==> job 5249: inputs <==
Design AMBA_APB, start of the top module:
module AMBA_APB(
  input logic pclk,
  input logic prst_n,
  input logic [4:0] paddr,
  input logic pselx,
  input logic penable,
  input logic pwrite,
  input logic [31:0] pwdata,
  output logic pready,
  output logic [31:0] prdata
);
  reg [31:0] mem[31:0];
  typedef enum {
    IDLE    = 0,
    SETUP   = 1,
    ACCESS  = 2,
    XXX     = 3
  } state_e;
  state_e state, next;
  always_ff @(posedge pclk or negedge prst_n)
    if (!prst_n)  state <= IDLE;
    else          state <= next;
  always_comb begin
    next = XXX;
    case (state)
      IDLE: begin
        if (pselx & !penable) next = SETUP;
        else                  next = IDLE;
      end
      SETUP: begin
        if (penable & pselx)  next = ACCESS;
      end
      ACCESS: begin
        if (pready)           next = IDLE;
        else                  next = ACCESS;
      end
      default: begin
        next = IDLE;
      end
    endcase
  end
  ...
clock: 2.23 ns
lec_check: 0
abc_area: 1
cap_margin: 0
core_margin: 2
core_utilization: 72
cts_cluster_diameter: 172
cts_cluster_size: 10
place_density: 0.6
setup_slack_margin: 0.52
slew_margin: 20
run.sh (not shown) runs the stock make flow with config.mk's settings and CLKGATE_MAP_FILE=.
==> job 2033: changes against job 5249 <==
==> flow/config.mk (replaced) <==
export PLATFORM = sky130hd
export DESIGN_NAME = AMBA_APB
export DESIGN_NICKNAME = AMBA_APB
export VERILOG_FILES = /design/flow/design.v
export SDC_FILE = /design/flow/constraint.sdc
export NUM_CORES = 4
export LEC_CHECK = 0
export CAP_MARGIN = 20
export CORE_MARGIN = 2
export CORE_UTILIZATION = 40
export PLACE_DENSITY = 0.6
export SLEW_MARGIN = 20
==> flow/constraint.sdc (replaced) <==
create_clock -name core_clock -period 5.0 [get_ports {pclk}]
set_input_delay 1.0000 -clock core_clock [delete_from_list [all_inputs] [get_ports {pclk}]]
set_output_delay 1.0000 -clock core_clock [all_outputs]
set_load 0.01 [all_outputs]
==> results <==
Result of the run: job 2033 timing/DRC/antenna clean; job 5249 failed layout checks
Layout check failures: job 2033 -; job 5249 negative setup slack
Clock network power: job 2033 7.52 mW; job 5249 17.3 mW
Arrival time at the worst endpoint: job 2033 3.72 ns; job 5249 2.71 ns
Sequential cell area: job 2033 31,700 sq um; job 5249 31,700 sq um
Simple-gate share of the synthesized area: job 2033 7.71%; job 5249 22.8%
Flop share of the area: job 2033 68.9%; job 5249 60.1%
Synthesized cell area: job 2033 39,600 sq um; job 5249 42,600 sq um
Peak VDD IR: job 2033 0.299 mV; job 5249 0.809 mV
PostCTS Resize Cnt: job 2033 0; job 5249 102
Power share of the clock group: job 2033 40.1%; job 5249 40.0%
Path length in cells of the critical path: job 2033 6; job 5249 9
Share of synthesized area occupied by flip-flops and latches: job 2033 79.9%; job 5249 74.3%
Skew final: job 2033 0.0328 ns; job 5249 0.0340 ns
Core Rows: job 2033 115; job 5249 89
Internal: job 2033 14.6 mW; job 5249 33.0 mW
Share of the synthesized area in the top cell type: job 2033 77.6%; job 5249 72.1%
Timing endpoint of the critical path: job 2033 mem[14][5]; job 5249 mem[12][14]


==> trial 38: inputs <==
==> flow/design.v <==
module AMBA_APB(
  input logic pclk,
  input logic prst_n,
  input logic [4:0] paddr,
  input logic pselx,
  input logic penable,
  input logic pwrite,
  input logic [31:0] pwdata,
  output logic pready,
  output logic [31:0] prdata
);
  reg [31:0] mem[31:0];
  typedef enum {
    IDLE    = 0,
    SETUP   = 1,
    ACCESS  = 2,
    XXX     = 3
  } state_e;
  state_e state, next;
  always_ff @(posedge pclk or negedge prst_n)
    if (!prst_n)  state <= IDLE;
    else          state <= next;
  always_comb begin
    next = XXX;
    case (state)
      IDLE: begin
        if (pselx & !penable) next = SETUP;
        else                  next = IDLE;
      end
      SETUP: begin
        if (penable & pselx)  next = ACCESS;
      end
      ACCESS: begin
        if (pready)           next = IDLE;
        else                  next = ACCESS;
      end
      default: begin
        next = IDLE;
      end
    endcase
  end
  always_ff @(posedge pclk or negedge prst_n) begin
    if (!prst_n) begin
      pready <= 0;
      prdata <= 0;
    end
    else begin
      if (next == ACCESS) begin
        if (pwrite) begin
          mem[paddr] <= pwrite ? pwdata : mem[paddr];
        end
        else begin
          prdata     <= mem[paddr];
        end
        pready       <= 1;
      end
      else begin
        pready       <= 0;
      end
    end
  end
endmodule
==> flow/run.sh <==
#!/bin/bash
# the make line also repeats each setting of config.mk as NAME=value (left out here)
make -C /OpenROAD-flow-scripts/flow DESIGN_CONFIG=/design/flow/config.mk WORK_HOME=/design/flow/orfs CLKGATE_MAP_FILE= finish
==> flow/config.mk <==
export PLATFORM = sky130hd
export DESIGN_NAME = AMBA_APB
export DESIGN_NICKNAME = AMBA_APB
export VERILOG_FILES = /design/flow/design.v
export SDC_FILE = /design/flow/constraint.sdc
export NUM_CORES = 4
export LEC_CHECK = 0
export CAP_MARGIN = 20
export CORE_MARGIN = 2
export CORE_UTILIZATION = 40
export HOLD_SLACK_MARGIN = 0.02
export SETUP_SLACK_MARGIN = 0.17
export SLEW_MARGIN = 20
==> flow/constraint.sdc <==
create_clock -name core_clock -period 5.0 [get_ports {pclk}]
set_input_delay 1.0000 -clock core_clock [delete_from_list [all_inputs] [get_ports {pclk}]]
set_output_delay 1.0000 -clock core_clock [all_outputs]
set_load 0.01 [all_outputs]
==> trial 4 (differences from trial 38) <==
==> flow/config.mk (replaced) <==
export PLATFORM = sky130hd
export DESIGN_NAME = AMBA_APB
export DESIGN_NICKNAME = AMBA_APB
export VERILOG_FILES = /design/flow/design.v
export SDC_FILE = /design/flow/constraint.sdc
export NUM_CORES = 4
export LEC_CHECK = 0
export ABC_AREA = 1
export CAP_MARGIN = 5
export CORE_MARGIN = 2
export CORE_UTILIZATION = 72
export CTS_CLUSTER_SIZE = 73
export HOLD_SLACK_MARGIN = 0.29
export PLACE_DENSITY = 0.6
export SETUP_SLACK_MARGIN = 0.58
export SLEW_MARGIN = 20
==> flow/constraint.sdc (replaced) <==
create_clock -name core_clock -period 2.0 [get_ports {pclk}]
set_input_delay 0.4000 -clock core_clock [delete_from_list [all_inputs] [get_ports {pclk}]]
set_output_delay 0.4000 -clock core_clock [all_outputs]
set_load 0.01 [all_outputs]
==> trial 16 (differences from trial 38) <==
==> flow/config.mk (replaced) <==
export PLATFORM = sky130hd
export DESIGN_NAME = AMBA_APB
export DESIGN_NICKNAME = AMBA_APB
export VERILOG_FILES = /design/flow/design.v
export SDC_FILE = /design/flow/constraint.sdc
export NUM_CORES = 4
export LEC_CHECK = 0
export ABC_AREA = 0
export CAP_MARGIN = 20
export CELL_PAD_IN_SITES_DETAIL_PLACEMENT = 2
export CELL_PAD_IN_SITES_GLOBAL_PLACEMENT = 1
export CORE_ASPECT_RATIO = 0.56
export CORE_MARGIN = 6
export CORE_UTILIZATION = 16
export GPL_ROUTABILITY_DRIVEN = 1
export GPL_TIMING_DRIVEN = 0
export HOLD_SLACK_MARGIN = 0.12
export MAX_ROUTING_LAYER = met4
export MIN_ROUTING_LAYER = met2
export PLACE_DENSITY_LB_ADDON = 0.21
export SLEW_MARGIN = 20
export TNS_END_PERCENT = 35
==> flow/constraint.sdc (replaced) <==
create_clock -name core_clock -period 2.18 [get_ports {pclk}]
set_input_delay 0.4360 -clock core_clock [delete_from_list [all_inputs] [get_ports {pclk}]]
set_output_delay 0.4360 -clock core_clock [all_outputs]
set_load 0.01 [all_outputs]
==> results <==
item                                                            trial 16               trial 4                 trial 38
WP data arrival                                                  3090 ps               2650 ps                  3720 ps
Result of the run                                        failed layout checks  failed layout checks  complete, no violations
Layout check failures                               negative setup slack  negative setup slack                        -
Flop pwr share                                                     49.7%                 51.9%                    53.5%
Setup Crit Path Kind                                          reg -> reg             in -> reg                in -> reg
Total iterations of the first detailed-routing run                     7                    10                        6
Share of the synthesized area in the top cell type                 77.6%                 72.1%                    77.6%
Combinational Gates                                                 1082                  2161                     1082
Placed cells                                                        5833                  4499                     3669
Biggest fanout along the worst timing path                             5                    24                       30
Detailed-route vias per instance                                    5.69                  7.40                     6.46
Count of cells resized by post-cts repair                            384                   226                        0
Layer with the highest usage after global routing                   met3                  met2                     met2
Switching share of total power                                     27.5%                 24.5%                    22.4%


==> v14: inputs <==
// AMBA_APB: RTL as listed in full above, without the edits since
Settings: LEC_CHECK=0, CAP_MARGIN=20, CORE_MARGIN=2, CORE_UTILIZATION=9, PLACE_DENSITY=0.6, SLEW_MARGIN=20; clock period 5.06 ns.
==> v1 (differences from v14) <==
==> flow/config.mk (replaced) <==
export PLATFORM = sky130hd
export DESIGN_NAME = AMBA_APB
export DESIGN_NICKNAME = AMBA_APB
export VERILOG_FILES = /design/flow/design.v
export SDC_FILE = /design/flow/constraint.sdc
export NUM_CORES = 4
export LEC_CHECK = 0
export ABC_AREA = 1
export CAP_MARGIN = 15
export CELL_PAD_IN_SITES_GLOBAL_PLACEMENT = 2
export CORE_ASPECT_RATIO = 1.27
export CORE_MARGIN = 6
export CORE_UTILIZATION = 40
export CTS_CLUSTER_DIAMETER = 276
export GPL_TIMING_DRIVEN = 0
export HOLD_SLACK_MARGIN = 0.23
export MAX_ROUTING_LAYER = met4
export SLEW_MARGIN = 15
==> flow/constraint.sdc (replaced) <==
create_clock -name core_clock -period 5.0 [get_ports {pclk}]
set_input_delay 1.0000 -clock core_clock [delete_from_list [all_inputs] [get_ports {pclk}]]
set_output_delay 1.0000 -clock core_clock [all_outputs]
set_load 0.01 [all_outputs]
==> v20 (differences from v14) <==
--- a/flow/config.mk
+++ b/flow/config.mk
@@ -5,8 +5,16 @@
 export SDC_FILE = /design/flow/constraint.sdc
 export NUM_CORES = 4
 export LEC_CHECK = 0
+export ABC_AREA = 0
 export CAP_MARGIN = 20
+export CELL_PAD_IN_SITES_DETAIL_PLACEMENT = 0
+export CELL_PAD_IN_SITES_GLOBAL_PLACEMENT = 1
+export CORE_ASPECT_RATIO = 0.92
 export CORE_MARGIN = 2
-export CORE_UTILIZATION = 9
-export PLACE_DENSITY = 0.6
+export CORE_UTILIZATION = 72
+export GPL_ROUTABILITY_DRIVEN = 1
+export MIN_ROUTING_LAYER = met1
+export PLACE_DENSITY = 0.35
+export SETUP_SLACK_MARGIN = 0.55
 export SLEW_MARGIN = 20
+export TNS_END_PERCENT = 40
==> flow/constraint.sdc (replaced) <==
create_clock -name core_clock -period 2.03 [get_ports {pclk}]
set_input_delay 0.4060 -clock core_clock [delete_from_list [all_inputs] [get_ports {pclk}]]
set_output_delay 0.4060 -clock core_clock [all_outputs]
set_load 0.01 [all_outputs]
==> summary of the runs <==
v14 finished clean. v1 passed the timing, design-rule and antenna checks. v20 did not get past global routing.
In v1 the clock power is larger than in v14, by about 11%.
Between v14 and v1, the lower first-iteration DRC count is in v1 (gap 29%, measured against v1).
Against v1, the power of v14 is smaller by about 4.6%.
Combinational power: v14 is smaller than v1 (about 5%).
In sequential cell count, v1 and v14 do not differ.
Against v14, the critical path depth of v1 is lower by 1.
In v14 the clock-buffer cell count is lower than in v1, by 24.
Of v14 and v1, v1 has the higher utilization (gap 36 points).
==> figures <==
Result of the run: v1 timing/DRC/antenna clean; v14 timing/DRC/antenna clean; v20 aborted with a tool error
Failing step: v1 -; v14 -; v20 global routing
Share of the synthesized area in the top cell type: v1 72.1%; v14 77.6%; v20 77.6%
Hold path startpoint: v1 state[3]; v14 state[3]; v20 -
Register share after synthesis: v1 74.3%; v14 79.9%; v20 79.9%
Average wire per cell in the routed design: v1 29.7 um; v14 17.7 um; v20 -
Clock network fraction of design power: v1 40.9%; v14 38.5%; v20 -
Worst Path Arrival: v1 4.70 ns; v14 4.25 ns; v20 -
Setup slack of the worst register-to-register path: v1 1.39 ns; v14 1.93 ns; v20 -
Capturing point of the worst reg2reg path: v1 mem[12][18]; v14 mem[24][19]; v20 -
Cells in synth_stat.txt: v1 3511; v14 2289; v20 2289
Routed metal-1 wire length: v1 65000 um; v14 52500 um; v20 -
Number of warning messages in the logs: v1 30; v14 27; v20 -
Min-Delay Path Class: v1 reg -> reg; v14 reg -> reg; v20 -
Sum of met2 wire segment lengths after detailed routing: v1 78400 um; v14 71100 um; v20 -
Count of buffer and inverter cells on the critical path: v1 6; v14 3; v20 -
Worst R2R Start: v1 pready; v14 state[2]; v20 -
Routed length on met3: v1 9250 um; v14 16700 um; v20 -
Power and IR drop assume default switching activity.
